// battle_ship
module battle_ship(
      input wire clk,			 
      input wire clr,
      input wire btnU,
      input wire btnD,
      input wire btnR,
      input wire btnL,
      input wire sel,
	    input sw,
      output wire [2:0] red,	 
      output wire [2:0] green,   
      output wire [1:0] blue,	     
      output wire [3:0] an,
      output wire [7:0] seg,
      output wire hsync,		 
      output wire vsync			 
	);
	wire clock_4Hz = clk;
	wire clock_25Mhz = clk;
	wire turn;
	wire phase;
  wire finish;
	wire [27: 0] pships;
	wire [27: 0] cships;
  wire [27: 0] c_curr_guess;
  wire [27: 0] p_curr_guess;
	assign cships = 28'b1000000100010000000000010000;
	wire db_btnR;
	wire db_btnL;
	wire db_btnU;
	wire db_btnD;
	wire db_btnSel;
	wire db_btnRst;
	debouncer db_r(
    .clk (clock_4Hz),
		.rst (clr),
    .btn_in (btnR),
    .btn_out (db_btnR)
	);
	debouncer db_l(
		.clk (clock_4Hz),
		.rst (clr),
		.btn_in (btnL),
  ...
For scale: about 1800 cells after synthesis, about 240 flip-flops, about 30 I/O pins, about 14000 um^2 of cells after synthesis.
clock: 8.06 ns
lec_check: 0
cap_margin: 20
core_margin: 2
core_utilization: 60
cts_cluster_size: 61
max_routing_layer: met4
setup_slack_margin: 1.97
slew_margin: 20
run.sh (not shown) runs the stock make flow with config.mk's settings and CLKGATE_MAP_FILE=.
The starting point completed with no timing, DRC or antenna violations.
Next try:
--- a/flow/config.mk
+++ b/flow/config.mk
@@ -9,6 +9,3 @@
 export CORE_MARGIN = 2
-export CORE_UTILIZATION = 60
-export CTS_CLUSTER_SIZE = 61
-export MAX_ROUTING_LAYER = met4
-export SETUP_SLACK_MARGIN = 1.97
+export CORE_UTILIZATION = 40
 export SLEW_MARGIN = 20
==> flow/constraint.sdc (replaced) <==
create_clock -name core_clock -period 4.75 [get_ports {clk}]
set_input_delay 0.9500 -clock core_clock [delete_from_list [all_inputs] [get_ports {clk}]]
set_output_delay 0.9500 -clock core_clock [all_outputs]
set_load 0.01 [all_outputs]
Setup slack degrades by 2.9 ns.
Clock power rises by 73%.
Non-clock buffer count rises by 26.
Maximum frequency rises by 9.3%.
Clock-buffer cell count falls by 2.
Sequential power rises by 69%.
Global-route usage falls by 12 points.


battle_ship again, from the RTL that the note above started with.
==> flow/config.mk <==
export PLATFORM = sky130hd
export DESIGN_NAME = battle_ship
export DESIGN_NICKNAME = battle_ship
export VERILOG_FILES = /design/flow/design.v
export SDC_FILE = /design/flow/constraint.sdc
export NUM_CORES = 4
export LEC_CHECK = 0
export CAP_MARGIN = 20
export CORE_MARGIN = 2
export CORE_UTILIZATION = 70
export CTS_CLUSTER_DIAMETER = 63
export CTS_CLUSTER_SIZE = 32
export SETUP_SLACK_MARGIN = 2.57
export SLEW_MARGIN = 20
==> flow/constraint.sdc <==
create_clock -name core_clock -period 8.68 [get_ports {clk}]
set_input_delay 1.7360 -clock core_clock [delete_from_list [all_inputs] [get_ports {clk}]]
set_output_delay 1.7360 -clock core_clock [all_outputs]
set_load 0.01 [all_outputs]
The baseline completed with no timing, DRC or antenna violations.
Next try:
ABC_AREA = 1   (was not set)
CORE_UTILIZATION = 72   (was 70)
CTS_CLUSTER_DIAMETER = not set   (was 63)
CTS_CLUSTER_SIZE = not set   (was 32)
SETUP_SLACK_MARGIN = not set   (was 2.57)
clock period = 4.46 ns   (was 8.68 ns; I/O delays follow)
Result: The changed run did not get past global routing (GRT-0232). Synthesized area stays flat. Die size came out lower by 2.8%. Synthesized cell count came out higher by 19%.


Starting RTL as in the previous note.
clock: 7.26 ns
lec_check: 0
cap_margin: 20
core_margin: 2
core_utilization: 71
cts_cluster_size: 46
slew_margin: 20
Next try:
ABC_AREA = 1   (was not set)
CORE_UTILIZATION = 72   (was 71)
CTS_CLUSTER_SIZE = not set   (was 46)
clock period = 6.63 ns   (was 7.26 ns; I/O delays follow)
After rerunning: Sequential share of layout area shrinks by 0.72 points. Register-to-register slack degrades by 1.9 ns. Die size decreases by 1.4%. Setup slack loses 1.9 ns. Global-route usage falls by 4.8 points. Area after synthesis stays flat. Sequential cell count is unchanged.


battle_ship again, from the RTL that the note above started with.
clock: 3.16 ns
lec_check: 0
abc_area: 1
cap_margin: 20
core_margin: 2
core_utilization: 68
setup_slack_margin: 0.82
slew_margin: 20
The starting point died in 4_1_cts (DPL-0038).
==> next run, changes <==
- ABC_AREA: 1 -> not set
- CORE_UTILIZATION: 68 -> 59
- SETUP_SLACK_MARGIN: 0.82 -> not set
- clock period: 3.16 -> 5.4 ns (I/O delays scaled with it)
Outcome:
- The changed run completed with no timing, DRC or antenna violations
- die area goes up by 15%
- area after synthesis is about the same
- synthesized cell count came out lower by 16%


== run A ==
battle_ship again, from the RTL that the note above started with.
==> flow/config.mk <==
export PLATFORM = sky130hd
export DESIGN_NAME = battle_ship
export DESIGN_NICKNAME = battle_ship
export VERILOG_FILES = /design/flow/design.v
export SDC_FILE = /design/flow/constraint.sdc
export NUM_CORES = 4
export LEC_CHECK = 0
export CAP_MARGIN = 15
export CELL_PAD_IN_SITES_GLOBAL_PLACEMENT = 1
export CORE_ASPECT_RATIO = 1.64
export CORE_MARGIN = 4
export CORE_UTILIZATION = 61
export CTS_CLUSTER_SIZE = 23
export GPL_ROUTABILITY_DRIVEN = 0
export PLACE_DENSITY_LB_ADDON = 0.14
export SETUP_SLACK_MARGIN = 0.22
export SLEW_MARGIN = 20
export TNS_END_PERCENT = 70
==> flow/constraint.sdc <==
create_clock -name core_clock -period 3.47 [get_ports {clk}]
set_input_delay 0.6940 -clock core_clock [delete_from_list [all_inputs] [get_ports {clk}]]
set_output_delay 0.6940 -clock core_clock [all_outputs]
set_load 0.01 [all_outputs]
As the logs show, run A stopped at 3_1_place_gp_skip_io after a tool error, so it never reached the end of the flow.
For run B, these inputs were changed with respect to run A:
# run A
export LEC_CHECK = 0
export CAP_MARGIN = 15
export CELL_PAD_IN_SITES_GLOBAL_PLACEMENT = 1
export CORE_ASPECT_RATIO = 1.64
export CORE_MARGIN = 4
export CORE_UTILIZATION = 61
export CTS_CLUSTER_SIZE = 23
export GPL_ROUTABILITY_DRIVEN = 0
export PLACE_DENSITY_LB_ADDON = 0.14
export SETUP_SLACK_MARGIN = 0.22
export SLEW_MARGIN = 20
export TNS_END_PERCENT = 70
create_clock -name core_clock -period 3.47 [get_ports {clk}]
# run B
export LEC_CHECK = 0
export CAP_MARGIN = 20
export CELL_PAD_IN_SITES_GLOBAL_PLACEMENT = 1
export CORE_ASPECT_RATIO = 1.64
export CORE_MARGIN = 2
export CORE_UTILIZATION = 61
export CTS_CLUSTER_SIZE = 23
export PLACE_DENSITY_LB_ADDON = 0.14
export SETUP_SLACK_MARGIN = -0.0
export SLEW_MARGIN = 20
export TNS_END_PERCENT = 85
create_clock -name core_clock -period 6.4 [get_ports {clk}]
## What came out
Run B completed end to end with timing, DRC and antenna clean. Diff run B..run A | distinct cell type count of the synthesized netlist | unchanged. Mapped cell area: run B vs run A — no meaningful difference. Run B: height of the die is about 2% lower than what run A reported.
What run C does differently from run B at the input level:
# run B
export LEC_CHECK = 0
export CAP_MARGIN = 20
export CELL_PAD_IN_SITES_GLOBAL_PLACEMENT = 1
export CORE_ASPECT_RATIO = 1.64
export CORE_MARGIN = 2
export CORE_UTILIZATION = 61
export CTS_CLUSTER_SIZE = 23
export PLACE_DENSITY_LB_ADDON = 0.14
export SETUP_SLACK_MARGIN = -0.0
export SLEW_MARGIN = 20
export TNS_END_PERCENT = 85
create_clock -name core_clock -period 6.4 [get_ports {clk}]
# run C
export LEC_CHECK = 0
export CAP_MARGIN = 20
export CORE_MARGIN = 2
export CORE_UTILIZATION = 33
export SLEW_MARGIN = 20
create_clock -name core_clock -period 13.4 [get_ports {clk}]
--- outcome ---
Comparing run C against run B, there is no change at all in post-cts sizing count.
Run C against run B: first-pass detailed-route iteration total fell by 1; antenna diode instance count stayed essentially flat.
[compare] base=run B new=run C: critical path depth lost 9; total detailed-routing wirelength up 2200 um; clock network area share shows an increase of 0.68 points; average wire per standard cell now smaller; final area shows an increase of about 3%.
On internal power summed over all cells, run B loses to run C.


Setup of north:
battle_ship again, from the RTL that the note above started with.
make LEC_CHECK=0 CAP_MARGIN=10 CELL_PAD_IN_SITES_DETAIL_PLACEMENT=1 CELL_PAD_IN_SITES_GLOBAL_PLACEMENT=1 CORE_ASPECT_RATIO=1.69 CORE_MARGIN=4 CORE_UTILIZATION=61 CTS_CLUSTER_DIAMETER=130 CTS_CLUSTER_SIZE=70 GPL_ROUTABILITY_DRIVEN=1 GPL_TIMING_DRIVEN=0 MAX_ROUTING_LAYER=met5 PLACE_DENSITY_LB_ADDON=0.14 SETUP_SLACK_MARGIN=0.22 SLEW_MARGIN=20 TNS_END_PERCENT=5 finish   # period 8.27 ns
north failed in global placement (3_3_place_gp) with FLW-0024.
Inputs modified between north and south:
- a change of CAP_MARGIN from 10 to 0
- a change of CTS_CLUSTER_DIAMETER from 130 to 125
- a change of the clock period (ns, I/O delays scaled along) from 8.27 to 6.64
## What came out
- Status: south FAILED at global placement (3_3_place_gp) (tool error)
- Going from north to south, chip height ~0 delta; area share of xor/xnor cells in the synthesized design ~0 delta; synthesized cell count ~0 delta.
Here is what was changed in the inputs of east compared with south.
- GPL_TIMING_DRIVEN no longer set, was 0
- CELL_PAD_IN_SITES_GLOBAL_PLACEMENT no longer set, was 1
- GPL_ROUTABILITY_DRIVEN no longer set, was 1
- CORE_MARGIN now 2, was 4
- CELL_PAD_IN_SITES_DETAIL_PLACEMENT no longer set, was 1
- CTS_CLUSTER_SIZE no longer set, was 70
- CORE_UTILIZATION now 40, was 61
- SETUP_SLACK_MARGIN no longer set, was 0.22
- MAX_ROUTING_LAYER no longer set, was met5
- CTS_CLUSTER_DIAMETER no longer set, was 125
- PLACE_DENSITY_LB_ADDON no longer set, was 0.14
- CORE_ASPECT_RATIO no longer set, was 1.69
- CAP_MARGIN now 20, was 0
- TNS_END_PERCENT no longer set, was 5
- the clock period (ns, I/O delays scaled along) now 3.92, was 6.64
Notes after the runs:
The flow ran to completion for all of south and east but south, which stopped partway.
Looking at south and east, the synthesized cell area is a wash.
Measured against each other, south and east differ in initial core utilization, the higher figure coming from south.
Relative to south, the die height of east is lower by 14 um.
Number of ports placed on the die boundary: east vs south identical
As far as synthesized cell count goes, south and east are indistinguishable; the numbers are identical.
On overall chip area, south beats east.
Power and IR drop assume default switching activity.
